## red
// organ_tone
module organ_tone (
    input  logic        clk,
    input  logic        rst,
    input  logic [3:0]  SW,
    output logic        tone,
    output logic [15:0] lcd_freq
);
For scale: ~34 flip-flops.
Settings: LEC_CHECK=0, ABC_AREA=1, CAP_MARGIN=40, CORE_MARGIN=4, CORE_UTILIZATION=32, GPL_ROUTABILITY_DRIVEN=0, MIN_ROUTING_LAYER=met1, SLEW_MARGIN=35, TNS_END_PERCENT=20; clock period 100.0 ns.
run.sh (not shown) runs the stock make flow with config.mk's settings and CLKGATE_MAP_FILE=.
In summary, red completed successfully, with a layout that passed the timing, DRC and antenna checks.
--- input diff red..blue ---
Settings: GPL_TIMING_DRIVEN: unset -> 0; CTS_CLUSTER_DIAMETER: unset -> 381; CORE_MARGIN: 4 -> 2; SLEW_MARGIN: 35 -> 20; CORE_ASPECT_RATIO: unset -> 1.93; GPL_ROUTABILITY_DRIVEN: 0 -> unset; TNS_END_PERCENT: 20 -> 15; MIN_ROUTING_LAYER: met1 -> unset; CTS_CLUSTER_SIZE: unset -> 65; CAP_MARGIN: 40 -> 20; CORE_UTILIZATION: 32 -> 42; ABC_AREA: 1 -> unset.
### Flow results
blue finished every stage and its layout cleared the timing, DRC and antenna checks. Changes observed in blue relative to red: number of standard cells reported by yosys lower, total wire length higher, clock-buffer cell count higher, fraction of synthesis flops using an asynchronous set or reset pin roughly the same. Compared with red, blue shows routed via count lower by 5.2%. NOTE: fraction of area in non-clock buffers in blue exceeds that of red. Any difference in sequential portion of the cell area between blue and red is small enough to ignore. blue reports a lower standard cell core area than red does.

---

The RTL this note starts from:
==> flow/design.v <==
`default_nettype none
module organ_tone (
    input  logic        clk,
    input  logic        rst,
    input  logic [3:0]  SW,
    output logic        tone,
    output logic [15:0] lcd_freq
);
logic newclock;  
logic reset;  
logic [31:0]d;  
logic [31:0]desiredfreq;  
logic [23:0] LcdDisplay;  
logic [31:0] ScopeInfoB;  
getdesiredfreq getfreq (.clk(clk), .SW(SW[3:1]),.desiredfreq(desiredfreq),
.LcdDisplay(LcdDisplay),.LcdinfoDisplay(lcd_freq),.ScopeInfoB(ScopeInfoB));
counter counter1(.clk(clk), .reset(reset | rst), .Q(d));
clockdiv clockdiv1(.d(d),.desiredfreq(desiredfreq),.clk(clk),.rst(rst),.reset(reset),.newclock(newclock));
mux2 mux (.a(newclock), .b(1'b0),.sel(SW[0]),.out(tone));
endmodule
module counter(input logic clk, input logic reset, output logic [31:0] Q);
always_ff @ (posedge (clk))
begin 
	if (reset)
		begin
		Q<=32'b1;
		end
	else
		Q<=Q+32'b1;
end
endmodule
module clockdiv (input logic [31:0] d,input logic [31:0] desiredfreq,input logic clk, input logic rst, output logic reset, output logic newclock);
always_ff @ (posedge (clk))
begin
	if (rst)
		begin
		newclock<=1'b0;
		reset<=1'b0;
		end
	else if (d==((32'd25000000/(desiredfreq))-32'd1))
		begin
		newclock<=1'b1;
		end
	else if (d>=((32'd50000000/(desiredfreq))-32'b1))
		begin
		newclock<=1'b0;
		reset<=1'b1;
		end
	else
		begin
		newclock<= newclock;
		reset<=1'b0;
		end
end
endmodule
module getdesiredfreq (
input logic clk, 
input logic [2:0] SW,
output logic [31:0] desiredfreq, 
output logic [23:0] LcdDisplay,
output logic [15:0] LcdinfoDisplay,
output logic [31:0] ScopeInfoB);
parameter character_0 =8'h30;
parameter character_1 =8'h31;
parameter character_2 =8'h32;
parameter character_3 =8'h33;
parameter character_4 =8'h34;
parameter character_5 =8'h35;
parameter character_6 =8'h36;
parameter character_7 =8'h37;
parameter character_8 =8'h38;
parameter character_9 =8'h39;
parameter character_A =8'h41;
parameter character_B =8'h42;
parameter character_C =8'h43;
parameter character_D =8'h44;
parameter character_E =8'h45;
parameter character_F =8'h46;
parameter character_G =8'h47;
parameter character_H =8'h48;
parameter character_I =8'h49;
parameter character_J =8'h4A;
parameter character_K =8'h4B;
parameter character_L =8'h4C;
parameter character_M =8'h4D;
parameter character_N =8'h4E;
parameter character_O =8'h4F;
parameter character_P =8'h50;
parameter character_Q =8'h51;
parameter character_R =8'h52;
parameter character_S =8'h53;
parameter character_T =8'h54;
parameter character_U =8'h55;
parameter character_V =8'h56;
parameter character_W =8'h57;
parameter character_X =8'h58;
parameter character_Y =8'h59;
parameter character_Z =8'h5A;
parameter character_lowercase_a= 8'h61;
parameter character_lowercase_b= 8'h62;
parameter character_lowercase_c= 8'h63;
parameter character_lowercase_d= 8'h64;
parameter character_lowercase_e= 8'h65;
parameter character_lowercase_f= 8'h66;
parameter character_lowercase_g= 8'h67;
parameter character_lowercase_h= 8'h68;
parameter character_lowercase_i= 8'h69;
parameter character_lowercase_j= 8'h6A;
parameter character_lowercase_k= 8'h6B;
parameter character_lowercase_l= 8'h6C;
parameter character_lowercase_m= 8'h6D;
parameter character_lowercase_n= 8'h6E;
parameter character_lowercase_o= 8'h6F;
parameter character_lowercase_p= 8'h70;
parameter character_lowercase_q= 8'h71;
parameter character_lowercase_r= 8'h72;
parameter character_lowercase_s= 8'h73;
parameter character_lowercase_t= 8'h74;
parameter character_lowercase_u= 8'h75;
parameter character_lowercase_v= 8'h76;
parameter character_lowercase_w= 8'h77;
parameter character_lowercase_x= 8'h78;
parameter character_lowercase_y= 8'h79;
parameter character_lowercase_z= 8'h7A;
parameter character_colon = 8'h3A;           
parameter character_stop = 8'h2E;            
parameter character_semi_colon = 8'h3B;    
parameter character_minus = 8'h2D;          
parameter character_divide = 8'h2F;          
parameter character_plus = 8'h2B;           
parameter character_comma = 8'h2C;           
parameter character_less_than = 8'h3C;     
parameter character_greater_than = 8'h3E;  
parameter character_equals = 8'h3D;          
parameter character_question = 8'h3F;       
parameter character_dollar = 8'h24;          
parameter character_space=8'h20;            
parameter character_exclaim=8'h21;           
always_comb
	case(SW[2:0])
	3'b000: 
		begin
		desiredfreq=32'd523; 
		LcdDisplay={character_D,character_O,character_space}; 
		LcdinfoDisplay=16'h0523;
		ScopeInfoB={character_S,character_0,character_0,character_0};
		end
	3'b001: 
		begin 
		desiredfreq=32'd587; 
		LcdDisplay={character_R,character_E,character_space}; 
		LcdinfoDisplay=16'h0587;
		ScopeInfoB={character_S,character_0,character_0,character_1};
		end
	3'b010: 
		begin 
		desiredfreq=32'd659; 
		LcdDisplay={character_M, character_E,character_space}; 
		LcdinfoDisplay=16'h0659;
		ScopeInfoB={character_S,character_0,character_1,character_0};
		end
	3'b011: 
		begin 
		desiredfreq=32'd698; 
		LcdDisplay={character_F, character_A,character_space}; 
		LcdinfoDisplay=16'h0698;
		ScopeInfoB={character_S,character_0,character_1,character_1};
		end
	3'b100: 
		begin 
		desiredfreq=32'd783; 
		LcdDisplay={character_S, character_O,character_space}; 
		LcdinfoDisplay=16'h0783;
		ScopeInfoB={character_S,character_1,character_0,character_0};
		end
	3'b101: 
		begin 
		desiredfreq=32'd880; 
		LcdDisplay={character_L, character_A,character_space}; 
		LcdinfoDisplay=16'h0880;
		ScopeInfoB={character_S,character_1,character_0,character_1};
		end
	3'b110: 
		begin 
		desiredfreq=32'd987; 
		LcdDisplay={character_T, character_I,character_space};
		LcdinfoDisplay=16'h0987;
		ScopeInfoB={character_S,character_1,character_1,character_0};
		end
	3'b111: 
		begin 
		desiredfreq=32'd1046; 
		LcdDisplay={character_D, character_O, character_2};
		LcdinfoDisplay=16'h1046;
		ScopeInfoB={character_S,character_1,character_1,character_1};
		end
	default:
		begin 
		desiredfreq=32'd1000; 
		LcdDisplay={character_N, character_O,character_space};		
		LcdinfoDisplay=16'h1000;
		ScopeInfoB={character_S,character_lowercase_z,character_lowercase_z,character_lowercase_z};
		end 
	endcase
endmodule
module mux2 (input logic a, input logic b, input logic sel, output logic out);
assign out=sel?a:b;
endmodule
Settings: LEC_CHECK=0, CAP_MARGIN=20, CORE_ASPECT_RATIO=0.5, CORE_MARGIN=2, CORE_UTILIZATION=62, GPL_ROUTABILITY_DRIVEN=0, HOLD_SLACK_MARGIN=0.3, MAX_ROUTING_LAYER=met5, SLEW_MARGIN=20, TNS_END_PERCENT=15; clock period 88.2 ns.
Next try:
- CORE_UTILIZATION: 62 -> 46
- HOLD_SLACK_MARGIN: 0.3 -> default
Critical path depth fell by 14.
Final area goes up by 0.82%.
Sequential share of layout area stays flat.
Next try:
- ABC_AREA: default -> 1
- CORE_ASPECT_RATIO: 0.5 -> default
- CORE_UTILIZATION: 46 -> 69
- GPL_ROUTABILITY_DRIVEN: 0 -> default
- MAX_ROUTING_LAYER: met5 -> default
- TNS_END_PERCENT: 15 -> default
- clock period: 88.2 -> 153.0 ns (I/O delays scaled with it)
Result:
- non-clock buffer count falls by 207
- clock-buffer cell count is unchanged
- cell area hardly moves
- critical path depth increases by 49
- global-route usage rose by 15 points
- via count rises by roughly a tenth
Next try:
- ABC_AREA: 1 -> default
- CORE_UTILIZATION: 69 -> 40
- clock period: 153.0 -> 100.0 ns (I/O delays scaled with it)
What happened: The changed run went through all stages and came out clean. Final cell count came out lower by 17%. Die area came out higher by 62%. Critical path depth came out lower by 34. Non-clock buffer count came out higher by 74. Worst setup slack degrades by 53 ns. Via count came out lower by 11%. Sequential cell count is unchanged. Synthesized area came out lower by 5.3%. Global-route usage came out lower by 17 points.
Next try:
- CORE_ASPECT_RATIO: default -> 0.5
- CORE_UTILIZATION: 40 -> 59
- CTS_CLUSTER_DIAMETER: default -> 381
- CTS_CLUSTER_SIZE: default -> 65
- GPL_TIMING_DRIVEN: default -> 0
- TNS_END_PERCENT: default -> 15
- The changed run completed with no timing, DRC or antenna violations
- cell area increases by 3.1%
- cell count decreases by 2.9%
- register-to-register slack gets worse by 0.52 ns
- non-clock buffer count increases by 221
- setup slack gets worse by 1.9 ns
- via count increases by 7.6%
- die area decreases by 32%
- sequential share of layout area stays flat
Next try:
- CORE_ASPECT_RATIO: 0.5 -> default
- CORE_UTILIZATION: 59 -> 56
- CTS_CLUSTER_DIAMETER: 381 -> default
- CTS_CLUSTER_SIZE: 65 -> default
- GPL_TIMING_DRIVEN: 0 -> default
- TNS_END_PERCENT: 15 -> default
- clock period: 100.0 -> 54.0 ns (I/O delays scaled with it)
What happened:
- Now the flow never finished: it broke off in 5_1_grt on ODB-0269
- die size is higher by 5.1%
- synthesized area is unchanged
- synthesized cell count does not change
